`flow/config.mk`:
```
export PLATFORM = sky130hd
export DESIGN_NAME = DE2_115_Project_Top
export DESIGN_NICKNAME = DE2_115_Project_Top
export VERILOG_FILES = /design/flow/design.v
export SDC_FILE = /design/flow/constraint.sdc
export NUM_CORES = 4
export LEC_CHECK = 0
export CAP_MARGIN = 20
export CORE_MARGIN = 2
export CORE_UTILIZATION = 72
export SLEW_MARGIN = 20
```
`flow/constraint.sdc`:
```
create_clock -name core_clock -period 11.8 [get_ports {CLOCK_50}]
set_input_delay 2.3600 -clock core_clock [delete_from_list [all_inputs] [get_ports {CLOCK_50}]]
set_output_delay 2.3600 -clock core_clock [all_outputs]
set_load 0.01 [all_outputs]
```
`flow/design.v`:
```
module memory (
    input  wire        clk,
    input  wire        rst,          
    input  wire        we,           
    input  wire [3:0]  write_addr,   
    input  wire [3:0]  read_addr_1,  
    input  wire [3:0]  read_addr_2,  
    input  wire [15:0] write_data,   
    output wire [15:0] read_data_1,  
    output wire [15:0] read_data_2   
);
    reg [15:0] RAM [0:15];
    integer i;
    assign read_data_1 = RAM[read_addr_1];
    assign read_data_2 = RAM[read_addr_2];
    always @(posedge clk) begin
        if (rst) begin
            for (i = 0; i < 16; i = i + 1) begin
                RAM[i] <= 16'd0;
            end
        end else if (we) begin
            RAM[write_addr] <= write_data;
        end
    end
endmodule
module module_alu (
    input  wire [2:0]  opcode,
    input  wire signed [15:0] operand_a,
    input  wire signed [15:0] operand_b,
    output reg  signed [15:0] result
);
    localparam OP_LOAD  = 3'b000;
    localparam OP_ADD   = 3'b001;
    localparam OP_ADDI  = 3'b010;
    localparam OP_SUB   = 3'b011;
    localparam OP_SUBI  = 3'b100;
    localparam OP_MUL   = 3'b101;
    localparam OP_CLEAR = 3'b110;
    localparam OP_DSPLY = 3'b111; 
    always @(*) begin
        case (opcode)
            OP_LOAD:  result = operand_b;         
            OP_ADD:   result = operand_a + operand_b;
            OP_ADDI:  result = operand_a + operand_b;
            OP_SUB:   result = operand_a - operand_b;
            OP_SUBI:  result = operand_a - operand_b;
            OP_MUL:   result = operand_a * operand_b;
            OP_CLEAR: result = 16'd0;             
            OP_DSPLY: result = operand_a;         
            default:  result = 16'd0;
        endcase
    end
endmodule
module module_mini_cpu (
    input  wire        clk,                                    
    input  wire        rst,
    input  wire        button_power,    
    input  wire        button_send,     
    input  wire [17:0] switches,     
    output reg         system_reset_out,     
    output reg         show_splash_req, 
    output reg         force_blank_req, 
    output reg         lcd_start,
    output reg [2:0]   lcd_opcode,
    output reg [3:0]   lcd_reg_index,
    output reg [15:0]  lcd_value,
    input  wire        lcd_busy
);
    localparam [2:0] OP_LOAD    = 3'b000;
    localparam [2:0] OP_ADD     = 3'b001;
    localparam [2:0] OP_ADDI    = 3'b010;
    localparam [2:0] OP_SUB     = 3'b011;
    localparam [2:0] OP_SUBI    = 3'b100;
    localparam [2:0] OP_MUL     = 3'b101;
    localparam [2:0] OP_CLEAR   = 3'b110;
    localparam [2:0] OP_DISPLAY = 3'b111;
    wire [2:0] op_code      = switches[17:15];
    wire [3:0] reg_dest     = switches[14:11];  
    wire [3:0] reg_source_1 = switches[10:7];   
    wire [3:0] reg_source_2 = switches[6:3];    
    wire [6:0] immediate_raw  = switches[6:0]; 
    wire       immediate_sign = immediate_raw[6];
    wire [5:0] immediate_mag  = immediate_raw[5:0];
    reg  memory_write_enable;
    reg  [15:0] memory_write_data;
    wire [15:0] memory_read_1, memory_read_2;
    reg  [15:0] alu_input_a, alu_input_b;
    wire signed [15:0] alu_result;
    reg clear_instruction_signal; 
    wire memory_reset = system_reset_out || clear_instruction_signal;
    wire [3:0] read_address_1;
    assign read_address_1 = (op_code == OP_DISPLAY) ? reg_dest : reg_source_1;
    wire signed [15:0] immediate_extended;
    assign immediate_extended = (immediate_sign) ? -{10'd0, immediate_mag} : {10'd0, immediate_mag};
    reg btn_send_last, btn_power_last;
    wire send_released  = (btn_send_last == 1'b1 && button_send == 1'b0);
    wire power_released = (btn_power_last == 1'b1 && button_power == 1'b0);
    always @(posedge clk) begin
        btn_send_last  <= button_send;
        btn_power_last <= button_power;
    end
    memory mem_unit (
        .clk(clk), 
        .rst(memory_reset), 
        .we(memory_write_enable), 
        .write_addr(reg_dest), 
        .write_data(memory_write_data),
        .read_addr_1(read_address_1),
        .read_addr_2(reg_source_2),
        .read_data_1(memory_read_1), 
        .read_data_2(memory_read_2)
    );
    module_alu alu_unit (
        .opcode(op_code), 
        .operand_a(alu_input_a), 
        .operand_b(alu_input_b), 
        .result(alu_result)
    );
    localparam STATE_OFF        = 0, 
               STATE_WAIT_BOOT  = 1, 
               STATE_SPLASH     = 2, 
               STATE_IDLE       = 3, 
               STATE_EXECUTE    = 4, 
               STATE_LATCH      = 5, 
               STATE_SHUTDOWN   = 6, 
               STATE_UPDATE_LCD = 7, 
               STATE_WAIT_LCD   = 8;
    reg [3:0] current_state;
    reg [15:0] wait_timer; 
    always @(posedge clk) begin
        clear_instruction_signal <= 0; 
        if (rst) begin
            current_state <= STATE_OFF;
            system_reset_out <= 1;
            memory_write_enable <= 0;
            lcd_start <= 0;
            show_splash_req <= 0;
            force_blank_req <= 0;
            wait_timer <= 0;
        end else
        case (current_state)
            STATE_OFF: begin
                system_reset_out <= 1; 
                memory_write_enable <= 0; 
                lcd_start <= 0; 
                show_splash_req <= 0; 
                force_blank_req <= 0; 
                wait_timer <= 0;
                if (power_released) begin 
                    system_reset_out <= 0; 
                    current_state <= STATE_WAIT_BOOT; 
                end
            end
            STATE_WAIT_BOOT: begin
                if (wait_timer < 1000) begin
                    wait_timer <= wait_timer + 1;
                end else if (!lcd_busy) begin
                    current_state <= STATE_SPLASH;
                end
            end
            STATE_SPLASH: begin 
                show_splash_req <= 1; 
                current_state <= STATE_UPDATE_LCD; 
            end
            STATE_IDLE: begin
                memory_write_enable <= 0; 
                lcd_start <= 0; 
                show_splash_req <= 0; 
                force_blank_req <= 0;
                if (power_released) begin
                    current_state <= STATE_SHUTDOWN;
                end else if (send_released) begin
                    current_state <= STATE_EXECUTE;
                end
            end
            STATE_SHUTDOWN: begin 
                force_blank_req <= 1; 
                current_state <= STATE_UPDATE_LCD; 
            end
            STATE_EXECUTE: begin
                case (op_code)
                    OP_LOAD: begin 
                        alu_input_a <= 0; 
                        alu_input_b <= immediate_extended; 
                    end 
                    OP_ADD, OP_SUB: begin 
                        alu_input_a <= memory_read_1; 
                        alu_input_b <= memory_read_2; 
                    end 
                    OP_ADDI, OP_SUBI, OP_MUL: begin 
                        alu_input_a <= memory_read_1; 
                        alu_input_b <= immediate_extended; 
                    end 
                    OP_CLEAR: begin 
                        alu_input_a <= 0; 
                        alu_input_b <= 0; 
                        clear_instruction_signal <= 1; 
                    end 
                    OP_DISPLAY: begin 
                        alu_input_a <= memory_read_1; 
                        alu_input_b <= 0; 
                    end 
                    default: begin alu_input_a <= 0; alu_input_b <= 0; end
                endcase
                current_state <= STATE_LATCH;
            end
            STATE_LATCH: begin
                if (op_code != OP_DISPLAY && op_code != OP_CLEAR) begin 
                    memory_write_enable <= 1; 
                    memory_write_data <= alu_result;
                end
                lcd_opcode <= op_code; 
                lcd_reg_index <= reg_dest; 
                lcd_value <= alu_result;
                current_state <= STATE_UPDATE_LCD;
            end
            STATE_UPDATE_LCD: begin 
                memory_write_enable <= 0; 
                lcd_start <= 1; 
                wait_timer <= 0; 
                current_state <= STATE_WAIT_LCD; 
            end
            STATE_WAIT_LCD: begin
                lcd_start <= 0; 
                if (wait_timer < 15) begin
                    wait_timer <= wait_timer + 1;
                end else if (!lcd_busy) begin
                    if (force_blank_req) current_state <= STATE_OFF;
                    else current_state <= STATE_IDLE;
                end
            end
        endcase
    end
endmodule
module lcd_init_hd44780 (
    input  wire        clk,
    input  wire        rst,
    input  wire        start,
    output reg         done,
    output reg  [7:0]  lcd_data,
    output reg         lcd_rs,
    output reg         lcd_rw,
    output reg         lcd_e
);
    localparam [7:0] CMD_FUNCTION_SET  = 8'h38;
    localparam [7:0] CMD_DISPLAY_ON    = 8'h0C;
    localparam [7:0] CMD_DISPLAY_CLEAR = 8'h01;
    localparam [7:0] CMD_ENTRY_MODE    = 8'h06;
    localparam integer NUM_CMDS = 4;
    localparam [31:0] DELAY_POWER_ON  = 32'd750_000;
    localparam [31:0] DELAY_STD_CMD   = 32'd2_000;
    localparam [31:0] DELAY_CLEAR_CMD = 32'd90_000;
    localparam [31:0] DELAY_PULSE_E   = 32'd50;
    localparam [2:0] S_IDLE=0, S_POWER_WAIT=1, S_SETUP=2, S_PULSE=3, S_WAIT=4, S_DONE=5;
    reg [2:0]  state, next_state;
    reg [31:0] delay_cnt, next_delay_cnt;
    reg [2:0]  cmd_idx, next_cmd_idx;
    reg [7:0] current_cmd;
    function [7:0] command_rom;
        input [2:0] idx;
        case (idx)
            3'd0: command_rom = CMD_FUNCTION_SET;
            3'd1: command_rom = CMD_DISPLAY_ON;
            3'd2: command_rom = CMD_DISPLAY_CLEAR;
            default: command_rom = CMD_ENTRY_MODE;
        endcase
    endfunction
    function [31:0] cmd_delay_rom;
        input [2:0] idx;
        case (idx)
            3'd2: cmd_delay_rom = DELAY_CLEAR_CMD;
            default: cmd_delay_rom = DELAY_STD_CMD;
        endcase
    endfunction
    always @(posedge clk or posedge rst) begin
        if (rst) begin
            state <= S_IDLE; delay_cnt <= 0; cmd_idx <= 0;
        end else begin
            state <= next_state; delay_cnt <= next_delay_cnt; cmd_idx <= next_cmd_idx;
        end
    end
    always @(*) begin
        next_state = state; next_delay_cnt = delay_cnt; next_cmd_idx = cmd_idx;
        case (state)
            S_IDLE: if (start) begin next_state = S_POWER_WAIT; next_delay_cnt = DELAY_POWER_ON; next_cmd_idx = 0; end
            S_POWER_WAIT: if (delay_cnt > 0) next_delay_cnt = delay_cnt - 1; else next_state = S_SETUP;
            S_SETUP: if (cmd_idx < NUM_CMDS) begin next_state = S_PULSE; next_delay_cnt = DELAY_PULSE_E; end else next_state = S_DONE;
            S_PULSE: if (delay_cnt > 0) next_delay_cnt = delay_cnt - 1; else begin next_state = S_WAIT; next_delay_cnt = cmd_delay_rom(cmd_idx); end
            S_WAIT: if (delay_cnt > 0) next_delay_cnt = delay_cnt - 1; else begin next_cmd_idx = cmd_idx + 1; next_state = S_SETUP; end
            S_DONE: next_state = S_DONE;
            default: next_state = S_IDLE;
        endcase
    end
    always @(*) begin
        lcd_data = 0; lcd_rs = 0; lcd_rw = 0; lcd_e = 0; done = 0;
        current_cmd = (cmd_idx < NUM_CMDS) ? command_rom(cmd_idx) : 8'h00;
        case (state)
            S_SETUP: begin lcd_data = current_cmd; end
            S_PULSE: begin lcd_data = current_cmd; lcd_e = 1; end
            S_WAIT:  begin lcd_data = current_cmd; end
            S_DONE:  begin done = 1; end
        endcase
    end
endmodule
module lcd_controller (
    input  wire        clk,
    input  wire        rst,
    input  wire        start_update,    
    input  wire        mode_splash,    
    input  wire        mode_blank,     
    input  wire [2:0]  instruction_opcode,     
    input  wire [3:0]  register_index,    
    input  wire signed [15:0] register_value, 
    output reg         busy_flag,          
    output wire [7:0] lcd_data,
    output wire       lcd_rs,
    output wire       lcd_rw,
    output wire       lcd_e
);
    wire init_done;
    reg  trigger_init;
    wire [7:0] init_data_bus;
    wire init_rs, init_rw, init_e;
    lcd_init_hd44780 lcd_init_inst (
        .clk(clk), .rst(rst), .start(trigger_init), .done(init_done),
        .lcd_data(init_data_bus), .lcd_rs(init_rs), .lcd_rw(init_rw), .lcd_e(init_e)
    );
    reg [7:0] write_data_bus;
    reg write_rs, write_e;
    assign lcd_data = (init_done) ? write_data_bus : init_data_bus;
    assign lcd_rs   = (init_done) ? write_rs       : init_rs;
    assign lcd_rw   = 1'b0;  
    assign lcd_e    = (init_done) ? write_e        : init_e;
    reg [7:0] lcd_buffer [0:31];  
    reg [15:0] absolute_value;
    reg [3:0]  digit_thou, digit_hund, digit_tens, digit_ones, digit_ten_thou; 
    integer i;
    function [39:0] get_opcode_string; 
        input [2:0] op;
        case(op)
            3'b000: get_opcode_string = "LOAD ";
            3'b001: get_opcode_string = "ADD  ";
            3'b010: get_opcode_string = "ADDI ";
            3'b011: get_opcode_string = "SUB  ";
            3'b100: get_opcode_string = "SUBI ";
            3'b101: get_opcode_string = "MUL  ";
            3'b110: get_opcode_string = "CLEAR"; 
            3'b111: get_opcode_string = "DPL  "; 
            default: get_opcode_string = "UNK  ";
        endcase
    endfunction
    reg [39:0] current_op_str;
    localparam S_IDLE        = 0, 
               S_FORMAT_TEXT = 1, 
               S_CMD_CLEAR   = 2, S_WAIT_CLEAR   = 3, 
               S_WRITE_LINE1 = 4, 
               S_CMD_NEWLINE = 5, S_WAIT_NEWLINE = 6, 
               S_WRITE_LINE2 = 7, 
               S_PULSE_EN    = 8; 
    reg [3:0] state;
    reg [3:0] return_state; 
    reg [31:0] delay_counter;
    reg [5:0] char_pointer;
    localparam DELAY_PULSE = 32'd50;     
    localparam DELAY_CHAR  = 32'd2500;   
    localparam DELAY_CMD   = 32'd80000;  
    always @(posedge clk or posedge rst) begin
        if (rst) begin
            state <= S_IDLE;
            trigger_init <= 0;
            busy_flag <= 1;
            write_e <= 0;
            write_rs <= 0;
            write_data_bus <= 8'h00;
            char_pointer <= 0;
        end else begin
            if (!trigger_init && !init_done) trigger_init <= 1;
            case (state)
                S_IDLE: begin
                    write_e <= 0;
                    if (init_done) begin
                        busy_flag <= 0;
                        if (start_update) begin
                            busy_flag <= 1;
                            state <= S_FORMAT_TEXT;
                        end
                    end
                end
                S_FORMAT_TEXT: begin
                    if (mode_blank) begin
                        for(i=0; i<32; i=i+1) lcd_buffer[i] = " "; 
                    end
                    else if (mode_splash) begin
                        lcd_buffer[0] = "-"; lcd_buffer[1] = "-"; 
                        lcd_buffer[2] = "-"; lcd_buffer[3] = "-";
                        for(i=4; i<10; i=i+1) lcd_buffer[i] = " ";
                        lcd_buffer[10] = "[";
                        lcd_buffer[11] = "0"; lcd_buffer[12] = "0";
                        lcd_buffer[13] = "0"; lcd_buffer[14] = "0";
                        lcd_buffer[15] = "]";
                        for(i=16; i<26; i=i+1) lcd_buffer[i] = " "; 
                        lcd_buffer[26] = "+";
                        for(i=27; i<32; i=i+1) lcd_buffer[i] = "0";
                    end 
                    else if (instruction_opcode == 3'b110) begin 
                        current_op_str = get_opcode_string(instruction_opcode); 
                        {lcd_buffer[0], lcd_buffer[1], lcd_buffer[2], lcd_buffer[3], lcd_buffer[4]} = current_op_str;
                        for(i=5; i<32; i=i+1) lcd_buffer[i] = " ";
                    end
                    else begin 
                        current_op_str = get_opcode_string(instruction_opcode);
                        {lcd_buffer[0], lcd_buffer[1], lcd_buffer[2], lcd_buffer[3], lcd_buffer[4]} = current_op_str;
                        for(i=5; i<10; i=i+1) lcd_buffer[i] = " ";
                        lcd_buffer[10] = "[";
                        lcd_buffer[11] = (register_index[3]) ? "1" : "0";
                        lcd_buffer[12] = (register_index[2]) ? "1" : "0";
                        lcd_buffer[13] = (register_index[1]) ? "1" : "0";
                        lcd_buffer[14] = (register_index[0]) ? "1" : "0";
                        lcd_buffer[15] = "]";
                        for(i=16; i<26; i=i+1) lcd_buffer[i] = " ";
                        if (register_value[15] == 1'b1) begin
                            lcd_buffer[26] = "-"; absolute_value = -register_value;
                        end else begin
                            lcd_buffer[26] = "+"; absolute_value = register_value;
                        end
                        digit_ten_thou = (absolute_value/10000)%10; 
                        digit_thou     = (absolute_value/1000)%10;
                        digit_hund     = (absolute_value/100)%10; 
                        digit_tens     = (absolute_value/10)%10; 
                        digit_ones     = absolute_value%10;
                        lcd_buffer[27] = {4'b0011, digit_ten_thou}; 
                        lcd_buffer[28] = {4'b0011, digit_thou};
                        lcd_buffer[29] = {4'b0011, digit_hund}; 
                        lcd_buffer[30] = {4'b0011, digit_tens};
                        lcd_buffer[31] = {4'b0011, digit_ones};
                    end
                    state <= S_CMD_CLEAR;
                end
                S_CMD_CLEAR: begin 
                    write_rs <= 0; write_data_bus <= 8'h01; write_e <= 1;
                    delay_counter <= DELAY_PULSE; state <= S_WAIT_CLEAR; 
                end
                S_WAIT_CLEAR: begin 
                    if (delay_counter > 0) begin delay_counter <= delay_counter - 1; if(delay_counter==DELAY_PULSE/2) write_e<=0; end 
                    else begin delay_counter <= DELAY_CMD; char_pointer <= 0; state <= S_WRITE_LINE1; end 
                end
                S_WRITE_LINE1: begin 
                    if (delay_counter > 0) delay_counter <= delay_counter - 1; 
                    else begin 
                        if (char_pointer < 16) begin 
                            write_rs <= 1; write_data_bus <= lcd_buffer[char_pointer];
                            write_e <= 1; delay_counter <= DELAY_CHAR; 
                            char_pointer <= char_pointer + 1; 
                            return_state <= S_WRITE_LINE1; state <= S_PULSE_EN; 
                        end else state <= S_CMD_NEWLINE; 
                    end 
                end
                S_CMD_NEWLINE: begin 
                    write_rs <= 0; write_data_bus <= 8'hC0; write_e <= 1;
                    delay_counter <= DELAY_PULSE; state <= S_WAIT_NEWLINE; 
                end
                S_WAIT_NEWLINE: begin 
                    if (delay_counter > 0) begin delay_counter <= delay_counter - 1; if(delay_counter==DELAY_PULSE/2) write_e<=0; end 
                    else begin delay_counter <= DELAY_CHAR; state <= S_WRITE_LINE2; end 
                end
                S_WRITE_LINE2: begin 
                    if (delay_counter > 0) delay_counter <= delay_counter - 1; 
                    else begin 
                        if (char_pointer < 32) begin 
                            write_rs <= 1; write_data_bus <= lcd_buffer[char_pointer];
                            write_e <= 1; delay_counter <= DELAY_CHAR; 
                            char_pointer <= char_pointer + 1; 
                            return_state <= S_WRITE_LINE2; state <= S_PULSE_EN; 
                        end else state <= S_IDLE; 
                    end 
                end
                S_PULSE_EN: begin 
                    if (delay_counter > 0) begin 
                        delay_counter <= delay_counter - 1; 
                        if(delay_counter == DELAY_PULSE/2) write_e <= 0; 
                    end else begin 
                        delay_counter <= DELAY_CHAR; state <= return_state; 
                    end 
                end
            endcase
        end
    end
endmodule
module DE2_115_Project_Top (
    input  wire        CLOCK_50,
    input  wire        RST,       
    input  wire [3:0]  KEY,       
    input  wire [17:0] SW,        
    output wire [7:0]  LCD_DATA,
    output wire        LCD_RS,
    output wire        LCD_RW,
    output wire        LCD_EN,
    output wire        LCD_ON,   
    output wire        LCD_BLON
);
    assign LCD_ON   = 1'b1;
    assign LCD_BLON = 1'b1;
    wire        cpu_lcd_start;
    wire [2:0]  cpu_lcd_opcode;
    wire [3:0]  cpu_lcd_reg_idx;
    wire [15:0] cpu_lcd_value;
    wire        lcd_is_busy;
    wire system_reset;          
    wire is_splash_screen;  
    wire is_shutdown_screen;  
    wire button_power = !KEY[0];
    wire button_send  = !KEY[1];
    module_mini_cpu cpu (
        .clk(CLOCK_50),
        .rst(RST),
        .button_power(button_power),
        .button_send(button_send),
        .switches(SW),
        .system_reset_out(system_reset),
        .show_splash_req(is_splash_screen),
        .force_blank_req(is_shutdown_screen),
        .lcd_start(cpu_lcd_start),
        .lcd_opcode(cpu_lcd_opcode),
        .lcd_reg_index(cpu_lcd_reg_idx),
        .lcd_value(cpu_lcd_value),
        .lcd_busy(lcd_is_busy)
    );
    lcd_controller display_ctrl (
        .clk(CLOCK_50),
        .rst(system_reset),         
        .start_update(cpu_lcd_start),
        .mode_splash(is_splash_screen),
        .mode_blank(is_shutdown_screen),
        .instruction_opcode(cpu_lcd_opcode),
        .register_index(cpu_lcd_reg_idx),
        .register_value(cpu_lcd_value),
        .busy_flag(lcd_is_busy),
        .lcd_data(LCD_DATA),
        .lcd_rs(LCD_RS),
        .lcd_rw(LCD_RW),
        .lcd_e(LCD_EN)
    );
endmodule
```
`flow/run.sh`:
```
#!/bin/bash
# the make line also repeats each setting of config.mk as NAME=value (left out here)
make -C /OpenROAD-flow-scripts/flow DESIGN_CONFIG=/design/flow/config.mk WORK_HOME=/design/flow/orfs CLKGATE_MAP_FILE= finish
```
==> impl_metrics.tcl, run 1 <==
# flow metrics
set metrics [dict create \
    outcome "timing/DRC/antenna clean" \
    postSynth.asyncResetShare_pct 12.1 \
    p_comb_uw 267 \
    fp.dieW_um 230 \
    top_cell_area_share_pct 33.4 \
    fmax_mhz 96.5 \
    numCtsBuffers 54 \
    cp_max_fo 13 \
    io_pins 37 \
    yosysCellCount 3513 \
    r2r_slack_ns 1.44 \
    required_ns 12.25 \
    clk_path_buf_depth 3 \
    skew_ns 0.0531 \
    worst-path-stages 33 \
    post_cts_buffers 0 \
    cts_root_buf "clkbuf_16" \
    rr_startpoint "cpu.lcd_value[0]" \
    ys_top_logic_family "simple AND/OR/NAND/NOR gates" \
    synthAoiAreaFrac_pct 14.0 \
    antenna_found_initial 3 \
    cpPeakStageDelay_ns 0.82 \
    yosys_warnings 6 \
    grt_max_degree 68 \
    yosysMostFrequentCell "edfxtp_1" \
    edf_count 408 \
    timing.rr.end "display_ctrl.lcd_buffer[31][2]" \
    startpoint_type "flop" \
    grt_overflow_total 0 \
    layout_setup_ws_ns 1.44 \
    final_antenna_net_count 0 \
    netlist_area_um2 36700 \
    clk_pin_slew_worst_paths_ns 0.07 \
    hold_viol 0 \
    slew_violations 0 \
    row_count 82 \
    min_period_over_period_pct 87.8 \
    hp-class "reg2async" \
    place.port_buffers 31 \
    power_leader "sequential cells" \
    syn_to_final_growth_pct 7.45 \
    fp_util_pct 73.0 \
    end_kind "flop" \
    crit_end "display_ctrl.lcd_buffer[31][2]" \
    numSynthFlops 522 \
    yosysSeqAreaShare_pct 40.5 \
    ys_sh_xor_pct 4.28 \
    wl_per_cell_um 24.1 \
    drc 0 \
    wirelength_mm 101 \
    firstDrtPassIters 8 \
    fill_cells 3086 \
    simple_gate_area_share_pct 17.7 \
    cts_tree "yes" \
    cp.arrival_ns 10.82 \
    routabilityCongestion 0.947 \
    ff2ff_path_depth 33 \
    route.vias.total 29233 \
    maxCapViolations 0 \
    p_per_area_nw_per_um2 102 \
    cts_sinks 522 \
    core_um2 50300 \
    top_area_cell "edfxtp_1" \
    grt_pass1_wl_mm 160 \
    insertion_delay_ns 0.63 \
    synthTopCellsByArea "edfxtp_1 33%, mux4_2 8.8%, and2_1 5.9%" \
    num-nets-final 3685 \
    cts_hold_buf 0 \
    power_frac_comb_pct 6.6 \
    path_delay_family "AND-OR/OR-AND gates" \
    grt_pass1_vias 28829 \
    intPower_mw 3.11 \
    maxSlewHeadroom_pct 24.3 \
    crit_type "reg2reg" \
    tns_ns 0 \
    syn_area_per_cell_um2 10.4 \
    yosysUniqueCellTypes 121 \
    die_y_um 230 \
    place_ws_ns 1.74 \
    hpwl_mm 67.6 \
    mux_share_pct 10.6 \
    post_cts_resized 0 \
    top_cells_by_count "408 x edfxtp_1, 345 x and2_1, 266 x nand2_1" \
    ir_drop_mv 0.139 \
    cp.buffers_inverters 1 \
    n_antenna_cell 0 \
    h-tree-depth 2 \
    power_leakage_nw 15.7 \
    p_clk_mw 1.72 \
    timing_worst_slew_pin_value_ns 1.13 \
    cpMostUsedCell "ha_1" \
    finalSetupViolations 0 \
    crit_start "cpu.lcd_value[0]" \
    p_sw_uw 920 \
    track_usage_pct 38.4 \
    crit_path_top_delay_cell "nor3_1" \
    synth_cells 3513 \
    rsz0062_at_grt "no" \
    fa_ha_area_share_pct 8.67 \
    flop_cell "edfxtp_1" \
    p_seq_mw 2.04 \
    fin_crit_ns 10.36 \
    vias_per_cell 7.00 \
    dr.first_iter.drc_count 3651 \
    swShare_pct 22.8 \
    die-area_um2 52800 \
    pwr-share-seq_pct 50.6 \
    pwr-share-clk_pct 42.7 \
    warnings 51 \
    ys_area_um2 36700 \
]
-- stage by stage --
step                      area [µm²]  std cells  total power [mW]  hold slack, ns  util [%]
final                          39400       4178              4.03           0.231      78.4
after global routing           39400       4178              4.12           0.249      78.4
after CTS                      39400       4177              4.03           0.232      78.4
after detailed placement       37600       4078              2.33           0.226      74.8
after global placement         37600       4078              2.32           0.225      74.8
after floorplan                36700       3514              2.24           0.431         -
-- routing by layer --
metal / up-vias / GRT usage, % / share of wire (%)
li1: 12732 / - / -
met1: 14139 / 53.0 / 39
met2: 2042 / 61.2 / 46
met3: 316 / 8.52 / 12
met4: 4 / 12.0 / 2.9
met5: - / 0 / 0.028
-- layout make-up --
class,instances,area [µm²],area share [%]
inverter,188,706,1.79
tap,672,841,2.13
sequential,522,14900,37.7
clock inverter,28,297,0.752
multi-input combinational,2594,20400,51.7
clock buffer,71,1500,3.79
timing repair buffer,103,843,2.14
==> run 2: changes to the inputs <==
Settings changed: CELL_PAD_IN_SITES_GLOBAL_PLACEMENT from default to 0, CORE_ASPECT_RATIO from default to 0.57, CORE_UTILIZATION 72 to 52, CTS_CLUSTER_DIAMETER from default to 169, GPL_ROUTABILITY_DRIVEN from default to 1, PLACE_DENSITY_LB_ADDON from default to 0.18, SLEW_MARGIN 20 to 0.
Clock period 11.8 ns to 2.85 ns, I/O delays scaled along.
==> run 2 against run 1 <==
- the layout now fails its checks (negative setup slack)
- sequential share of layout area shrank 7.2 points
- sequential power rose to 4.1 times the previous value
- total power rose to 4.1 times the previous value
- critical endpoint is now display_ctrl.lcd_buffer[30][2]
- die size grew 38%
- critical path depth stayed put
- highest routed layer is now met4
- setup slack got worse by 6.4 ns
- design area rose by 24%
==> impl_metrics.tcl, run 2 <==
# flow metrics
set metrics [dict create \
    insertion_delay_ns 0.61 \
    p_clk_mw 6.51 \
    final_util_pct 69.9 \
    hold_viol 0 \
    firstDrtPassIters 6 \
    h-tree-depth 2 \
    crit_type "reg2reg" \
    placed_cell_area_um2 43600 \
    cts_root_buf "clkbuf_16" \
    final_antenna_net_count 0 \
    routabilityCongestion 0.979 \
    intPower_mw 12.6 \
    place.port_buffers 31 \
    cp.arrival_ns 8.20 \
    slew_violations 0 \
    cpMostUsedCell "buf_4" \
    ir_drop_mv 0.511 \
    wl_per_cell_um 23.3 \
    place_ws_ns -5.34 \
    top_cell_area_share_pct 33.4 \
    fa_ha_area_share_pct 8.67 \
    top_area_cell "edfxtp_1" \
    die_y_um 205 \
    fmax_mhz 127 \
    top_cells_by_count "408 x edfxtp_1, 345 x and2_1, 266 x nand2_1" \
    p_seq_mw 8.44 \
    tns_ns -128.94 \
    grt_overflow_total 0 \
    worst-path-stages 33 \
    swShare_pct 23.7 \
    outcome "failed layout checks" \
    timing_worst_slew_pin_value_ns 0.980 \
    final_area_um2 48800 \
    maxSlewHeadroom_pct 34.4 \
    ys_top_logic_family "simple AND/OR/NAND/NOR gates" \
    dr.first_iter.drc_count 3640 \
    drc 0 \
    layout_setup_ws_ns -4.99 \
    path_delay_family "AND-OR/OR-AND gates" \
    hp-start "cpu.btn_send_last" \
    io_pins 37 \
    clk_pin_slew_worst_paths_ns 0.07 \
    timing.rr.end "display_ctrl.lcd_buffer[30][2]" \
    r2r_slack_ns -4.99 \
    edf_count 408 \
    power_leader "sequential cells" \
    p_comb_mw 1.54 \
    warnings 52 \
    rsz0062_at_grt "yes" \
    rr_startpoint "cpu.lcd_value[6]" \
    yosysSeqAreaShare_pct 40.5 \
    min_period_over_period_pct 275 \
    grt_pass1_wl_mm 185 \
    core_um2 69800 \
    cts_sinks 522 \
    pwr-share-clk_pct 39.5 \
    skew_ns 0.0263 \
    crit_start "cpu.lcd_value[6]" \
    met3_usage_pct 10.3 \
    power_leakage_nw 20.2 \
    ys_area_um2 36700 \
    so.violations "negative setup slack" \
    ys_sh_xor_pct 4.28 \
    vias_per_cell 6.20 \
    ff2ff_path_depth 33 \
    end_kind "flop" \
    fp_util_pct 52.6 \
    grt_max_degree 48 \
    numCtsBuffers 49 \
    synthTopCellsByArea "edfxtp_1 33%, mux4_2 8.8%, and2_1 5.9%" \
    numSynthFlops 522 \
    simple_gate_area_share_pct 17.7 \
    cp.buffers_inverters 7 \
    p_sw_mw 3.91 \
    pwr-share-seq_pct 51.2 \
    power_frac_comb_pct 9.3 \
    busiest_layer "met1" \
    num-nets-final 4458 \
    synth_cells 3513 \
    grt_pass1_vias 31627 \
    cts_tree "yes" \
    wirelength_mm 122 \
    yosysUniqueCellTypes 121 \
    mux_share_pct 10.6 \
    cts_hold_buf 0 \
    fin_crit_ns 7.84 \
    min_to "cpu.current_state[2]" \
    row_count 73 \
    grtUsageMet2_pct 47.1 \
    crit_end "display_ctrl.lcd_buffer[30][2]" \
    p_per_area_nw_per_um2 338 \
    met1_usage_pct 49.0 \
    track_usage_pct 32.8 \
    required_ns 3.21 \
    fp.dieW_um 356 \
    cpPeakStageDelay_ns 0.60 \
    clk_path_buf_depth 3 \
    finalSetupViolations 74 \
    startpoint_type "flop" \
    syn_to_final_growth_pct 32.9 \
    maxCapViolations 0 \
    synthAoiAreaFrac_pct 14.0 \
    yosysCellCount 3513 \
    antenna_found_initial 4 \
    hpwl_mm 87.6 \
    syn_area_per_cell_um2 10.4 \
    flop_cell "edfxtp_1" \
    yosys_warnings 6 \
    hp-class "reg2reg" \
    cp_max_fo 5 \
    postSynth.asyncResetShare_pct 12.1 \
    yosysMostFrequentCell "edfxtp_1" \
    die-area_um2 72800 \
    min_path_cells 2 \
    netlist_area_um2 36700 \
    crit_path_top_delay_cell "or4_4" \
    route.vias.total 32326 \
]
-- run 2: cell type report --
cell class	count	area [µm²]
repair buffers	880	7610
flip-flops and latches	522	14900
inverters	188	706
fillers	5068	21000
well taps	937	1170
multi-input cells	2595	22900
clock inverters	28	229
clock buffers	63	1330
diodes	2	5.00
-- run 2: timing repair --
item	in CTS	in global routing
gates resized	252	240
buffers inserted	104	65
cloned	7	3
setup endpoints to repair	144	134
pin swaps	127	133
-- run 2: stage by stage --
stage,std cells,hold WS [ns],power [mW]
after floorplan,3514,0.431,9.30
after global placement,4965,0.453,9.89
after detailed placement,4965,0.470,9.93
after CTS,5159,0.483,16.5
after global routing,5213,0.498,16.9
final,5215,0.469,16.5
-- run 2: layer usage --
| metal | up-vias | part of all wire (%) | wire length, µm |
|---|---|---|---|
| met3 | 181 | 13 | 15900 |
| met2 | 1847 | 42 | 51200 |
| met5 | - | 0 | 0 |
| met4 | 0 | 1.7 | 2100 |
| li1 | 14338 | - | - |
| met1 | 15960 | 43 | 52400 |
==> run 3: changes to the inputs <==
Settings changed: ABC_AREA from default to 1, CELL_PAD_IN_SITES_GLOBAL_PLACEMENT 0 to default, CORE_ASPECT_RATIO 0.57 to default, CORE_UTILIZATION 52 to 72, CTS_CLUSTER_DIAMETER 169 to 398, CTS_CLUSTER_SIZE from default to 10, GPL_ROUTABILITY_DRIVEN 1 to default, PLACE_DENSITY_LB_ADDON 0.18 to default, SETUP_SLACK_MARGIN from default to 0.48, SLEW_MARGIN 0 to 20.
Clock period 2.85 ns to 5.74 ns, I/O delays scaled along.
==> run 3 against run 2 <==
- still fails the layout checks on negative setup slack
- synthesized area shrank 1.3%
- via count up 12%
- fmax up 6.1%
- critical path depth grew 30
- first-iteration DRC count increased by 56%
==> impl_metrics.tcl, run 3 <==
# flow metrics
set metrics [dict create \
    clk_pin_slew_worst_paths_ns 0.08 \
    yosysCellCount 4572 \
    fill_cells 2532 \
    syn_to_final_growth_pct 20.7 \
    fa_ha_area_share_pct 8.50 \
    stdcell_count 5677 \
    pwr-share-clk_pct 40.0 \
    insertion_delay_ns 0.65 \
    warnings 54 \
    core_um2 49900 \
    hp-start "display_ctrl.trigger_init" \
    crit_type "reg2reg" \
    ff2ff_path_depth 63 \
    num-nets-final 5199 \
    p_per_area_nw_per_um2 192 \
    top_cell_area_share_pct 33.8 \
    p_comb_uw 787 \
    cpMostUsedCell "nand2_4" \
    io_pins 37 \
    routabilityCongestion 1.01 \
    rsz0062_at_grt "yes" \
    antenna_found_initial 2 \
    crit_path_top_delay_cell "edfxtp_1" \
    slew_violations 0 \
    ys_top_logic_family "simple AND/OR/NAND/NOR gates" \
    rr_startpoint "cpu.lcd_value[3]" \
    final_area_um2 43700 \
    p_clk_mw 3.36 \
    power_frac_comb_pct 9.4 \
    required_ns 6.22 \
    top_cells_by_count "711 x nor2_1, 710 x nand2_1, 670 x inv_1" \
    outcome "failed layout checks" \
    min_period_over_period_pct 129 \
    timing.rr.end "display_ctrl.lcd_buffer[31][3]" \
    yosys_warnings 6 \
    wirelength_mm 121 \
    skew_ns 0.0408 \
    dpl.cell_count 5500 \
    p_sw_mw 2.11 \
    maxCapViolations 0 \
    cts_sinks 522 \
    numCtsBuffers 58 \
    top_area_cell "edfxtp_1" \
    yosysSeqAreaShare_pct 41.0 \
    yosysMostFrequentCell "nor2_1" \
    crit_start "cpu.lcd_value[3]" \
    fp_util_pct 72.6 \
    path_delay_family "simple AND/OR/NAND/NOR gates" \
    fmax_mhz 135 \
    pwr-share-seq_pct 50.6 \
    netlist_area_um2 36200 \
    ys_area_um2 36200 \
    synthTopCellsByArea "edfxtp_1 34%, nor2_1 7.4%, nand2_1 7.4%" \
    grt_pass1_vias 33128 \
    min_path_cells 1 \
    startpoint_type "flop" \
    syn_area_per_cell_um2 7.92 \
    place.port_buffers 31 \
    ir_drop_mv 0.287 \
    layout_setup_ws_ns -1.65 \
    min_to "display_ctrl.lcd_init_inst.state[0]" \
    timing.hold.ws_ns 0.443 \
    edf_count 408 \
    crit_end "display_ctrl.lcd_buffer[31][3]" \
    timing_worst_slew_pin_value_ns 1.04 \
    synth_cells 4572 \
    yosysUniqueCellTypes 80 \
    route.vias.total 36045 \
    grt_overflow_total 0 \
    dr.first_iter.drc_count 5667 \
    synthAoiAreaFrac_pct 14.6 \
    mux_share_pct 0 \
    place_ws_ns -1.11 \
    maxSlewHeadroom_pct 29.7 \
    flop_cell "edfxtp_1" \
    finalSetupViolations 24 \
    cp_max_fo 5 \
    vias_per_cell 6.35 \
    cp.buffers_inverters 12 \
    clk_path_buf_depth 3 \
    final_antenna_net_count 0 \
    postSynth.asyncResetShare_pct 12.1 \
    track_usage_pct 42.7 \
    swShare_pct 25.2 \
    firstDrtPassIters 14 \
    intPower_mw 6.27 \
    grt_max_degree 86 \
    fin_crit_ns 7.39 \
    cpPeakStageDelay_ns 0.44 \
    hold_viol 0 \
    so.violations "negative setup slack" \
    drc 0 \
    power_leakage_nw 19.9 \
    cts_root_buf "clkbuf_16" \
    h-tree-depth 2 \
    simple_gate_area_share_pct 23.2 \
    numSynthFlops 522 \
    row_count 82 \
    p_seq_mw 4.24 \
    fp.dieW_um 228 \
    placed_cell_area_um2 40000 \
    hp-class "reg2reg" \
    r2r_slack_ns -1.65 \
    final_util_pct 87.7 \
    hpwl_mm 74.1 \
    ys_sh_xor_pct 3.03 \
    die-area_um2 52100 \
    wl_per_cell_um 21.3 \
    end_kind "flop" \
    die_y_um 228 \
    worst-path-stages 63 \
    power_leader "sequential cells" \
    cts_hold_buf 0 \
    cts_tree "yes" \
    cp.arrival_ns 7.87 \
    grt_pass1_wl_mm 176 \
]
==> run 3: per-layer routing <==
metal / track usage (%) / up-vias / share of wire [%]
li1: - / 15887 / -
met1: 55.5 / 16562 / 35
met2: 67.6 / 2852 / 44
met3: 10.3 / 742 / 13
met4: 21.3 / 2 / 7.6
met5: 0 / - / 0.052
==> run 3: cell type report <==
type                       instances  area [µm²]  area share, %
antenna                            1        2.50        0.00572
clock inverter                     3        37.5         0.0858
inverter                         726        2770           6.34
tap                              672         841           1.92
multi-input combinational       3136       19300           44.1
sequential                       522       14900           34.0
timing repair buffer             533        4380           10.0
clock buffer                      84        1570           3.59
==> run 3: repair_timing <==
item | CTS | global route
cloned | 0 | 0
resized | 152 | 184
setup endpoints to repair | 26 | 30
pin swaps | 99 | 154
setup buffers | 46 | 41
==> run 3: per-stage QoR <==
stage / power, mW / setup TNS (ns)
5_1_grt: 8.54 / -28.77
3_5_place_dp: 5.03 / -13.70
3_3_place_gp: 5.01 / -9.98
6_report: 8.39 / -20.68
4_1_cts: 8.29 / -11.51
2_1_floorplan: 4.73 / -6.08
==> run 4: changes to the inputs <==
Settings changed: ABC_AREA 1 to default, CELL_PAD_IN_SITES_GLOBAL_PLACEMENT from default to 0, CORE_ASPECT_RATIO from default to 0.57, CORE_UTILIZATION 72 to 71, CTS_CLUSTER_DIAMETER 398 to 169, CTS_CLUSTER_SIZE 10 to default, GPL_ROUTABILITY_DRIVEN from default to 1, PLACE_DENSITY from default to 0.78, SETUP_SLACK_MARGIN 0.48 to default, SLEW_MARGIN 20 to 0.
Clock period 5.74 ns to 3.19 ns, I/O delays scaled along.
==> run 4 against run 3 <==
- the flow now stops in global routing
- synthesized area rose by 1.3%
- die size up 2.9%
- synthesized cell count fell by 23%
==> impl_metrics.tcl, run 4 <==
# metrics dict for downstream scripts
set metrics [dict create \
    fp.dieW_um 305 \
    simple_gate_area_share_pct 17.7 \
    top_area_cell "edfxtp_1" \
    yosysSeqAreaShare_pct 40.5 \
    cts_sinks 522 \
    synthAoiAreaFrac_pct 14.0 \
    ys_top_logic_family "simple AND/OR/NAND/NOR gates" \
    cts_root_buf "clkbuf_16" \
    row_count 62 \
    flop_cell "edfxtp_1" \
    core_um2 50700 \
    yosysCellCount 3513 \
    numCtsBuffers 46 \
    ys_area_um2 36700 \
    fp_util_pct 72.3 \
    mux_share_pct 10.6 \
    die-area_um2 53600 \
    track_usage_pct 77.6 \
    ys_sh_xor_pct 4.28 \
    io_pins 37 \
    top_cells_by_count "408 x edfxtp_1, 345 x and2_1, 266 x nand2_1" \
    stop_stage "global routing" \
    synthTopCellsByArea "edfxtp_1 33%, mux4_2 8.8%, and2_1 5.9%" \
    grt_overflow_total 2 \
    yosys_warnings 6 \
    numSynthFlops 522 \
    place.port_buffers 31 \
    outcome "did not finish" \
    fa_ha_area_share_pct 8.67 \
    netlist_area_um2 36700 \
    synth_cells 3513 \
    postSynth.asyncResetShare_pct 12.1 \
    edf_count 408 \
    yosysUniqueCellTypes 121 \
    top_cell_area_share_pct 33.4 \
    routabilityCongestion 1.00 \
    syn_area_per_cell_um2 10.4 \
    stop_error "[ERROR GRT-0116] Global routing finished with congestion. Check the congestion regions in the DRC Viewer." \
    placed_cell_area_um2 42400 \
    clk_path_buf_depth 3 \
    h-tree-depth 2 \
    yosysMostFrequentCell "edfxtp_1" \
    hpwl_mm 94.4 \
    die_y_um 176 \
]
==> run 4: metrics by stage <==
| step | util, % | worst slack, ns | power [mW] | std cells | TNS (ns) |
|---|---|---|---|---|---|
| CTS | 90.7 | -4.52 | 14.6 | 4791 | -108.97 |
| detailed placement | 83.6 | -5.00 | 8.87 | 4621 | -131.36 |
| global placement | 83.6 | -4.64 | 8.77 | 4621 | -120.85 |
| floorplan | - | -4.72 | 8.30 | 3514 | -95.84 |
==> run 4: timing repair <==
action | in CTS
hold buffers | 0
cloned | 4
endpoints found under the setup margin | 105
pin swaps | 112
setup buffers | 89
resized | 273
==> run 4: layer usage <==
layer / global-route usage [%] / overflow
met4: 71.4 / 1
met2: 90.4 / 1
met3: 67.9 / 0
met1: 78.1 / 0
met5: 50.5 / 0
==> run 5: changes to the inputs <==
Settings changed: ABC_AREA from default to 1, CELL_PAD_IN_SITES_GLOBAL_PLACEMENT 0 to default, CORE_ASPECT_RATIO 0.57 to default, CORE_UTILIZATION 71 to 72, CTS_CLUSTER_DIAMETER 169 to 398, GPL_ROUTABILITY_DRIVEN 1 to default, PLACE_DENSITY 0.78 to default, SLEW_MARGIN 0 to 20.
Clock period 3.19 ns to 6.93 ns, I/O delays scaled along.
==> run 5 against run 4 <==
- now fails the layout checks on negative setup slack
- synthesized area down 1.3%
- synthesized cell count up 30%
- die size down 2.8%
==> impl_metrics.tcl, run 5 <==
# flow metrics
set metrics [dict create \
    dpl.cell_count 5197 \
    placed_cell_area_um2 37500 \
    cts_sinks 522 \
    yosysSeqAreaShare_pct 41.0 \
    fin_crit_ns 7.16 \
    cp_max_fo 5 \
    cp.buffers_inverters 10 \
    final_antenna_net_count 0 \
    power_frac_comb_pct 8.4 \
    maxSlewHeadroom_pct 20.8 \
    skew_ns 0.0448 \
    min_period_over_period_pct 103 \
    cts_tree "yes" \
    final_area_um2 40800 \
    cts_hold_buf 0 \
    p_seq_mw 3.51 \
    power_leakage_nw 18.2 \
    wirelength_mm 104 \
    crit_type "reg2reg" \
    die-area_um2 52100 \
    worst-path-stages 56 \
    swShare_pct 25.0 \
    ff2ff_path_depth 56 \
    cts_root_buf "clkbuf_16" \
    p_clk_mw 2.90 \
    synthTopCellsByArea "edfxtp_1 34%, nor2_1 7.4%, nand2_1 7.4%" \
    r2r_slack_ns -0.23 \
    dr.first_iter.drc_count 4577 \
    grt_max_degree 124 \
    syn_to_final_growth_pct 12.7 \
    num-nets-final 4872 \
    wl_met3_mm 11.7 \
    intPower_mw 5.25 \
    wl_met2_mm 48.9 \
    fa_ha_area_share_pct 8.50 \
    cpPeakStageDelay_ns 0.42 \
    crit_path_top_delay_cell "edfxtp_1" \
    fp_util_pct 72.6 \
    pwr-share-seq_pct 50.2 \
    firstDrtPassIters 7 \
    yosysUniqueCellTypes 80 \
    fill_cells 3158 \
    timing_worst_slew_pin_value_ns 1.17 \
    track_usage_pct 38.1 \
    so.violations "negative setup slack" \
    core_um2 49900 \
    fp.dieW_um 228 \
    synth_cells 4572 \
    fmax_mhz 140 \
    p_comb_uw 589 \
    clk_path_buf_depth 3 \
    p_sw_mw 1.75 \
    numCtsBuffers 54 \
    postSynth.asyncResetShare_pct 12.1 \
    cp.arrival_ns 7.47 \
    vias_per_cell 6.10 \
    min_path_cells 1 \
    clk_pin_slew_worst_paths_ns 0.06 \
    grt_pass1_vias 30227 \
    timing.rr.end "display_ctrl.lcd_buffer[30][1]" \
    ys_sh_xor_pct 3.03 \
    layout_setup_ws_ns -0.228 \
    h-tree-depth 2 \
    top_cells_by_count "711 x nor2_1, 710 x nand2_1, 670 x inv_1" \
    pwr-share-clk_pct 41.4 \
    crit_end "display_ctrl.lcd_buffer[30][1]" \
    end_kind "flop" \
    edf_count 408 \
    flop_cell "edfxtp_1" \
    maxCapViolations 0 \
    min_to "display_ctrl.lcd_init_inst.state[0]" \
    simple_gate_area_share_pct 23.2 \
    wl_per_cell_um 19.3 \
    insertion_delay_ns 0.64 \
    drc 0 \
    route.vias.total 32797 \
    finalSetupViolations 10 \
    grt_overflow_total 0 \
    routed.top_layer "met4" \
    hold_viol 0 \
    mux_share_pct 0 \
    top_area_cell "edfxtp_1" \
    p_per_area_nw_per_um2 171 \
    cpMostUsedCell "nand2_4" \
    power.total_mw 7.00 \
    yosysMostFrequentCell "nor2_1" \
    grt_pass1_wl_mm 157 \
    routabilityCongestion 0.955 \
    synthAoiAreaFrac_pct 14.6 \
    top_cell_area_share_pct 33.8 \
    crit_start "cpu.lcd_value[6]" \
    antenna_found_initial 4 \
    yosys_warnings 6 \
    io_pins 37 \
    path_delay_family "simple AND/OR/NAND/NOR gates" \
    hpwl_mm 67.2 \
    rr_startpoint "cpu.lcd_value[6]" \
    outcome "failed layout checks" \
    yosysCellCount 4572 \
    netlist_area_um2 36200 \
    slew_violations 0 \
    stdcell_count 5374 \
    row_count 82 \
    startpoint_type "flop" \
    rsz0062_at_grt "yes" \
    required_ns 7.24 \
    syn_area_per_cell_um2 7.92 \
    ys_top_logic_family "simple AND/OR/NAND/NOR gates" \
    ys_area_um2 36200 \
    place.port_buffers 31 \
    power_leader "sequential cells" \
    ir_drop_mv 0.238 \
    die_y_um 228 \
    hp-class "reg2reg" \
    met1_length_mm 38.3 \
    numSynthFlops 522 \
    warnings 55 \
    hp-start "display_ctrl.trigger_init" \
]
-- run 5: metal layers --
| layer | vias to the layer above | GRT usage, % |
|---|---|---|
| li1 | 15229 | - |
| met1 | 15186 | 50.6 |
| met2 | 2001 | 61.6 |
| met3 | 381 | 6.20 |
| met4 | 0 | 18.4 |
| met5 | - | 0 |
-- run 5: what timing repair did --
action	4_1_cts	5_1_grt
endpoints found under the setup margin	6	14
setup buffers	8	61
pin swaps	12	126
resized	15	230
hold endpoints to repair	0	0
-- run 5: layout make-up --
cell class	instances	area (µm²)	area share [%]
well taps	672	841	2.06
multi-input cells	3136	18900	46.3
repair buffers	210	1680	4.12
flip-flops and latches	522	14900	36.4
diodes	7	17.5	0.0429
inverters	726	2780	6.80
clock buffers	66	1420	3.47
clock inverters	35	353	0.864
-- run 5: stage by stage --
step / setup TNS [ns] / setup WS [ns] / hold WS, ns / utilization, %
2_1_floorplan: 0 / 0.248 / 0.390 / -
3_3_place_gp: 0 / 0.0391 / 0.413 / 75.2
3_5_place_dp: -0.239 / -0.0637 / 0.429 / 75.2
4_1_cts: 0 / 0.00339 / 0.439 / 79.1
5_1_grt: -5.91 / -0.599 / 0.456 / 81.9
6_report: -1.38 / -0.228 / 0.434 / 81.9
==> run 6: changes to the inputs <==
Settings changed: ABC_AREA 1 to default, CTS_CLUSTER_DIAMETER 398 to 318, CTS_CLUSTER_SIZE from default to 16, SETUP_SLACK_MARGIN from default to 3.63.
Clock period 6.93 ns to 13.6 ns, I/O delays scaled along.
==> run 6 against run 5 <==
- the run now finishes clean
- largest power group unchanged
- die size grew 1.3%
- first-iteration DRC count fell by 23%
- critical path type unchanged
- register-to-register slack improved by 4.4 ns
- synthesized area up 1.3%
- routed wire length down 4.2%
- sequential share of layout area increased by 1.9 points
- critical endpoint is now display_ctrl.lcd_buffer[31][2]
- largest cell class unchanged
- setup slack improved by 4.4 ns
==> impl_metrics.tcl, run 6 <==
# flow metrics
set metrics [dict create \
    outcome "timing/DRC/antenna clean" \
    startpoint_type "flop" \
    numCtsBuffers 38 \
    antenna_found_initial 8 \
    required_ns 14.03 \
    numSynthFlops 522 \
    hpwl_mm 67.5 \
    syn_to_final_growth_pct 5.83 \
    clk_path_buf_depth 3 \
    edf_count 408 \
    place.port_buffers 31 \
    fin_crit_ns 9.41 \
    crit_start "cpu.lcd_value[0]" \
    path_delay_family "AND-OR/OR-AND gates" \
    yosysSeqAreaShare_pct 40.5 \
    p_sw_uw 720 \
    top_area_cell "edfxtp_1" \
    layout_setup_ws_ns 4.19 \
    ir_drop_mv 0.135 \
    slew_violations 0 \
    yosysUniqueCellTypes 121 \
    grt_pass1_vias 28544 \
    swShare_pct 23.3 \
    die-area_um2 52800 \
    finalSetupViolations 0 \
    ff2ff_path_depth 33 \
    top_cell_area_share_pct 33.4 \
    core_um2 50300 \
    ys_sh_xor_pct 4.28 \
    maxSlewHeadroom_pct 23.4 \
    warnings 51 \
    timing_worst_slew_pin_value_ns 1.14 \
    fa_ha_area_share_pct 8.67 \
    ys_top_logic_family "simple AND/OR/NAND/NOR gates" \
    hp-class "reg2async" \
    crit_end "display_ctrl.lcd_buffer[31][2]" \
    cts_sinks 522 \
    firstDrtPassIters 6 \
    p_comb_uw 230 \
    grt_overflow_total 0 \
    cpPeakStageDelay_ns 0.63 \
    yosysMostFrequentCell "edfxtp_1" \
    num-nets-final 3664 \
    rr_startpoint "cpu.lcd_value[0]" \
    netlist_area_um2 36700 \
    mux_share_pct 10.6 \
    worst-path-stages 33 \
    grt_pass1_wl_mm 158 \
    cp_max_fo 13 \
    ys_area_um2 36700 \
    dr.first_iter.drc_count 3536 \
    synth_cells 3513 \
    rsz0062_at_grt "no" \
    pwr-share-clk_pct 35.4 \
    p_seq_mw 1.77 \
    syn_area_per_cell_um2 10.4 \
    r2r_slack_ns 4.19 \
    row_count 82 \
    insertion_delay_ns 0.61 \
    hold_viol 0 \
    p_clk_mw 1.09 \
    routabilityCongestion 0.952 \
    cts_root_buf "clkbuf_16" \
    fmax_mhz 106 \
    postSynth.asyncResetShare_pct 12.1 \
    cts_hold_buf 0 \
    wl_per_cell_um 24.1 \
    min_period_over_period_pct 69.2 \
    tns_ns 0 \
    power_leakage_nw 15.3 \
    flop_cell "edfxtp_1" \
    yosys_warnings 6 \
    end_kind "flop" \
    route.vias.total 29031 \
    intPower_mw 2.37 \
    final_antenna_net_count 0 \
    simple_gate_area_share_pct 17.7 \
    fp.dieW_um 230 \
    cp.arrival_ns 9.84 \
    pwr-share-seq_pct 57.2 \
    track_usage_pct 37.9 \
    clk_pin_slew_worst_paths_ns 0.07 \
    synthAoiAreaFrac_pct 14.0 \
    cts_tree "yes" \
    p_per_area_nw_per_um2 79.6 \
    fill_cells 3213 \
    power_leader "sequential cells" \
    yosysCellCount 3513 \
    maxCapViolations 0 \
    io_pins 37 \
    wirelength_mm 99.6 \
    vias_per_cell 7.02 \
    synthTopCellsByArea "edfxtp_1 33%, mux4_2 8.8%, and2_1 5.9%" \
    crit_type "reg2reg" \
    power_frac_comb_pct 7.4 \
    cp.buffers_inverters 1 \
    timing.rr.end "display_ctrl.lcd_buffer[31][2]" \
    grt_max_degree 68 \
    skew_ns 0.0335 \
    top_cells_by_count "408 x edfxtp_1, 345 x and2_1, 266 x nand2_1" \
    cpMostUsedCell "ha_1" \
    fp_util_pct 73.0 \
    drc 0 \
    crit_path_top_delay_cell "or3b_2" \
    h-tree-depth 2 \
    die_y_um 230 \
    place_ws_ns 3.67 \
]
==> run 6: stage by stage <==
stage                     util (%)  hold WS [ns]  power [mW]  cell area, µm²  std cells
after global routing          77.3         0.386        3.16           38800       4135
after CTS                     76.9         0.363        3.09           38700       4128
after floorplan                  -         0.431        1.95           36700       3514
final                         77.3         0.364        3.09           38800       4136
after detailed placement      74.7         0.357        2.02           37600       4068
after global placement        74.7         0.353        2.01           37600       4068
==> run 6: final cells by class <==
| class | count | area, µm² | area share [%] |
|---|---|---|---|
| tap | 672 | 841 | 2.16 |
| timing repair buffer | 98 | 805 | 2.07 |
| inverter | 188 | 706 | 1.82 |
| sequential | 522 | 14900 | 38.2 |
| antenna | 2 | 5.00 | 0.0129 |
| multi-input combinational | 2594 | 20500 | 52.8 |
| clock buffer | 56 | 1020 | 2.62 |
| clock inverter | 4 | 88.8 | 0.229 |
==> run 6: repair_timing <==
| item | in CTS | in global routing |
|---|---|---|
| endpoints found under the setup margin | 1 | 11 |
| cloned | 0 | 0 |
| gates resized | 1 | 17 |
| buffers inserted | 0 | 5 |
| pin swaps | 0 | 3 |
==> run 6: layer usage <==
metal | track usage [%] | wire length, µm
met1 | 53.3 | 38900
met2 | 59.9 | 46000
met4 | 11.9 | 3040
met3 | 8.06 | 11600
met5 | 0 | 57
==> run 7: changes to the inputs <==
Settings changed: CELL_PAD_IN_SITES_DETAIL_PLACEMENT from default to 1, CORE_ASPECT_RATIO from default to 0.95, CORE_UTILIZATION 72 to 19, CTS_CLUSTER_DIAMETER 318 to default, CTS_CLUSTER_SIZE 16 to default, MIN_ROUTING_LAYER from default to met1, SETUP_SLACK_MARGIN 3.63 to default, TNS_END_PERCENT from default to 70.
Clock period 13.6 ns to 20.0 ns, I/O delays scaled along.
==> run 7 against run 6 <==
- total power fell by 22%
- synthesized area unchanged
- highest routed layer unchanged
- largest power group unchanged
- critical path type unchanged
- sequential share of layout area fell by 2.7 points
- still clean
- global-route usage down 27 points
- register-to-register slack better by 5.4 ns
==> impl_metrics.tcl, run 7 <==
# flow metrics
set metrics [dict create \
    outcome "timing/DRC/antenna clean" \
    yosysMostFrequentCell "edfxtp_1" \
    power_leakage_nw 15.7 \
    p_sw_uw 563 \
    top_area_cell "edfxtp_1" \
    cpMostUsedCell "ha_1" \
    post_cts_buffers 0 \
    grt_overflow_total 0 \
    crit_type "reg2reg" \
    vias_per_cell 4.69 \
    clk_pin_slew_worst_paths_ns 0.07 \
    p_per_area_nw_per_um2 57.4 \
    hpwl_mm 76.6 \
    fmax_mhz 96.1 \
    ff2ff_path_depth 33 \
    hold_viol 0 \
    fa_ha_area_share_pct 8.67 \
    synthAoiAreaFrac_pct 14.0 \
    end_kind "flop" \
    firstDrtPassIters 5 \
    antenna_found_initial 8 \
    power_frac_comb_pct 6.7 \
    final_antenna_net_count 0 \
    wl_per_cell_um 18.1 \
    dr.first_iter.drc_count 2692 \
    yosysCellCount 3513 \
    drc 0 \
    p_comb_uw 160 \
    required_ns 20.44 \
    p_clk_mw 1.04 \
    logic_area_um2 20400 \
    die-area_um2 197000 \
    slew_violations 0 \
    clk_path_buf_depth 3 \
    r2r_slack_ns 9.59 \
    syn_area_per_cell_um2 10.4 \
    ys_top_logic_family "simple AND/OR/NAND/NOR gates" \
    stdcell_count 6055 \
    tns_ns 0 \
    cts_sinks 522 \
    swShare_pct 23.5 \
    rsz0062_at_grt "no" \
    timing.rr.end "display_ctrl.lcd_buffer[31][2]" \
    numSynthFlops 522 \
    post_cts_resized 0 \
    synthTopCellsByArea "edfxtp_1 33%, mux4_2 8.8%, and2_1 5.9%" \
    synth_cells 3513 \
    p_seq_mw 1.20 \
    insertion_delay_ns 0.66 \
    min_period_over_period_pct 52.1 \
    place.port_buffers 31 \
    numCtsBuffers 53 \
    dpl.cell_count 5954 \
    num-nets-final 3688 \
    netlist_area_um2 36700 \
    final_util_pct 21.8 \
    io_pins 37 \
    mux_share_pct 10.6 \
    maxSlewHeadroom_pct 21.4 \
    timing.hold.ws_ns 0.292 \
    flop_area_um2 14900 \
    hp-class "reg2async" \
    intPower_mw 1.84 \
    crit_end "display_ctrl.lcd_buffer[31][2]" \
    ys_area_um2 36700 \
    cp.buffers_inverters 1 \
    route.vias.total 28383 \
    timing_worst_slew_pin_value_ns 1.17 \
    pwr-share-seq_pct 50.1 \
    warnings 49 \
    skew_ns 0.0671 \
    top_cell_area_share_pct 33.4 \
    postSynth.asyncResetShare_pct 12.1 \
    fp.dieW_um 455 \
    ys_sh_xor_pct 4.28 \
    die_y_um 432 \
    grt_pass1_wl_mm 173 \
    worst-path-stages 33 \
    maxCapViolations 0 \
    grt_max_degree 68 \
    finalSetupViolations 0 \
    cts_hold_buf 0 \
    power_leader "sequential cells" \
    fin_crit_ns 10.41 \
    wirelength_mm 110 \
    cp_max_fo 13 \
    flop_cell "edfxtp_1" \
    routabilityCongestion 0.832 \
    yosysUniqueCellTypes 121 \
    fill_cells 21968 \
    core_um2 192000 \
    place_ws_ns 9.77 \
    top_cells_by_count "408 x edfxtp_1, 345 x and2_1, 266 x nand2_1" \
    startpoint_type "flop" \
    grt_pass1_vias 29700 \
    crit_start "cpu.lcd_value[1]" \
    cts_tree "yes" \
    layout_setup_ws_ns 9.59 \
    path_delay_family "AND-OR/OR-AND gates" \
    pwr-share-clk_pct 43.2 \
    yosys_warnings 6 \
    yosysSeqAreaShare_pct 40.5 \
    simple_gate_area_share_pct 17.7 \
    row_count 157 \
    cts_root_buf "clkbuf_16" \
    h-tree-depth 2 \
    cp.arrival_ns 10.85 \
    cpPeakStageDelay_ns 0.84 \
    ir_drop_mv 0.0564 \
    crit_path_top_delay_cell "nor3_1" \
    rr_startpoint "cpu.lcd_value[1]" \
    edf_count 408 \
    syn_to_final_growth_pct 14.0 \
    fp_util_pct 19.1 \
    track_usage_pct 11.0 \
]
[run 7: layout make-up]
| type | count | area share, % |
|---|---|---|
| Tap cell | 2544 | 7.61 |
| Timing Repair Buffer | 107 | 2.11 |
| Antenna cell | 1 | 0.00598 |
| Clock inverter | 30 | 0.727 |
| Multi-Input combinational cell | 2594 | 48.8 |
| Clock buffer | 69 | 3.56 |
| Sequential cell | 522 | 35.5 |
| Inverter | 188 | 1.69 |
[run 7: per-layer routing]
layer	up-vias	share of wire, %	global-route usage, %
met1	14651	44	14.7
met4	6	1.7	2.36
met2	813	49	18.5
met3	143	5.5	1.61
met5	-	0.040	0
li1	12770	-	-
[run 7: stage by stage]
step	instance area [µm²]	power (mW)
global route	41800	2.47
detailed placement	40000	1.38
floorplan	36700	1.32
CTS	41800	2.42
finish	41800	2.40
global placement	40000	1.38
==> run 8: changes to the inputs <==
Settings changed: CELL_PAD_IN_SITES_DETAIL_PLACEMENT 1 to default, CORE_ASPECT_RATIO 0.95 to default, CORE_UTILIZATION 19 to 40, MIN_ROUTING_LAYER met1 to default, TNS_END_PERCENT 70 to default.
==> run 8 against run 7 <==
- still clean
- design area fell by 4.4%
- synthesized area stayed put
- setup slack improved by 0.32 ns
- utilization is 22 points higher
- global-route usage is 11 points higher
- critical path depth unchanged
- register-to-register slack better by 0.32 ns
- critical endpoint unchanged
- largest power group unchanged
==> impl_metrics.tcl, run 8 <==
# flow metrics
set metrics [dict create \
    outcome "timing/DRC/antenna clean" \
    r2r_slack_ns 9.91 \
    num-nets-final 3674 \
    row_count 111 \
    met1_usage_pct 29.1 \
    top_cells_by_count "408 x edfxtp_1, 345 x and2_1, 266 x nand2_1" \
    cts_tree "yes" \
    die-area_um2 94200 \
    intPower_mw 1.81 \
    drc 0 \
    hp-class "reg2reg" \
    ff2ff_path_depth 33 \
    pwr-share-clk_pct 42.2 \
    post_cts_resized 0 \
    power_leader "sequential cells" \
    cts_sinks 522 \
    grt_pass1_wl_mm 157 \
    place_ws_ns 10.03 \
    place.port_buffers 31 \
    rsz0062_at_grt "no" \
    syn_to_final_growth_pct 8.99 \
    route.vias.total 27373 \
    p_comb_uw 159 \
    finalSetupViolations 0 \
    cp_max_fo 13 \
    firstDrtPassIters 7 \
    vias_per_cell 5.85 \
    fa_ha_area_share_pct 8.67 \
    swShare_pct 23.1 \
    startpoint_type "flop" \
    ir_drop_mv 0.0763 \
    fin_crit_ns 10.09 \
    required_ns 20.47 \
    path_delay_family "AND-OR/OR-AND gates" \
    cpMostUsedCell "ha_1" \
    cp.buffers_inverters 1 \
    flop_cell "edfxtp_1" \
    tns_ns 0 \
    ys_sh_xor_pct 4.28 \
    top_area_cell "edfxtp_1" \
    simple_gate_area_share_pct 17.7 \
    maxSlewHeadroom_pct 20.5 \
    syn_area_per_cell_um2 10.4 \
    numCtsBuffers 54 \
    min_to "cpu.lcd_start" \
    p_clk_uw 992 \
    final_antenna_net_count 0 \
    core_um2 91200 \
    synth_cells 3513 \
    p_per_area_nw_per_um2 58.8 \
    timing.rr.end "display_ctrl.lcd_buffer[31][2]" \
    cts_root_buf "clkbuf_16" \
    yosysCellCount 3513 \
    crit_end "display_ctrl.lcd_buffer[31][2]" \
    p_sw_uw 544 \
    antenna_found_initial 0 \
    clk_path_buf_depth 3 \
    n_antenna_cell 0 \
    netlist_area_um2 36700 \
    synthTopCellsByArea "edfxtp_1 33%, mux4_2 8.8%, and2_1 5.9%" \
    track_usage_pct 21.5 \
    min_path_cells 1 \
    insertion_delay_ns 0.62 \
    clk_pin_slew_worst_paths_ns 0.07 \
    wl_per_cell_um 21.8 \
    skew_ns 0.0147 \
    cts_hold_buf 0 \
    hpwl_mm 69.0 \
    pwr-share-seq_pct 51.1 \
    ys_area_um2 36700 \
    worst-path-stages 33 \
    dr.first_iter.drc_count 2337 \
    grtUsageMet2_pct 35.8 \
    ys_top_logic_family "simple AND/OR/NAND/NOR gates" \
    wirelength_mm 102 \
    timing_worst_slew_pin_value_ns 1.19 \
    yosys_warnings 6 \
    postSynth.asyncResetShare_pct 12.1 \
    grt_pass1_vias 26468 \
    crit_type "reg2reg" \
    fp_util_pct 40.2 \
    warnings 49 \
    die_y_um 307 \
    fmax_mhz 99.1 \
    crit_start "cpu.lcd_value[0]" \
    met3_usage_pct 2.72 \
    maxCapViolations 0 \
    min_period_over_period_pct 50.4 \
    synthAoiAreaFrac_pct 14.0 \
    mux_share_pct 10.6 \
    routabilityCongestion 0.889 \
    p_seq_mw 1.20 \
    yosysUniqueCellTypes 121 \
    yosysMostFrequentCell "edfxtp_1" \
    busiest_layer "met2" \
    slew_violations 0 \
    hp-start "cpu.current_state[1]" \
    grt_overflow_total 0 \
    yosysSeqAreaShare_pct 40.5 \
    power_frac_comb_pct 6.8 \
    cpPeakStageDelay_ns 0.76 \
    power_leakage_nw 15.6 \
    cp.arrival_ns 10.56 \
    io_pins 37 \
    grt_max_degree 64 \
    layout_setup_ws_ns 9.91 \
    post_cts_buffers 0 \
    h-tree-depth 2 \
    top_cell_area_share_pct 33.4 \
    numSynthFlops 522 \
    crit_path_top_delay_cell "nor3_1" \
    rr_startpoint "cpu.lcd_value[0]" \
    fp.dieW_um 307 \
    edf_count 408 \
    end_kind "flop" \
    hold_viol 0 \
]
run 8: metrics by stage:
step           total power, mW  area (µm²)  std cells  util (%)  hold slack (ns)
2_1_floorplan             1.32       36700       3514         -            0.431
3_3_place_gp              1.38       38200       4581      41.9            0.451
3_5_place_dp              1.38       38300       4582      41.9            0.468
4_1_cts                   2.37       40000       4677      43.8            0.476
5_1_grt                   2.42       40000       4677      43.8            0.502
6_report                  2.35       40000       4677      43.8            0.475
run 8: cell type report:
type | instances | area (µm²)
well taps | 1186 | 1480
flip-flops and latches | 522 | 14900
multi-input cells | 2594 | 20500
inverters | 188 | 706
repair buffers | 92 | 767
clock buffers | 66 | 1530
fillers | 8588 | 51200
clock inverters | 29 | 194
run 8: layer usage:
layer  vias up  share of wire (%)
met2       829                 48
met3       158                6.0
li1      12746                  -
met4         0                3.2
met1     13640                 43
met5         -                  0
Power figures rest on the tool's default switching activity, not on a simulated workload.
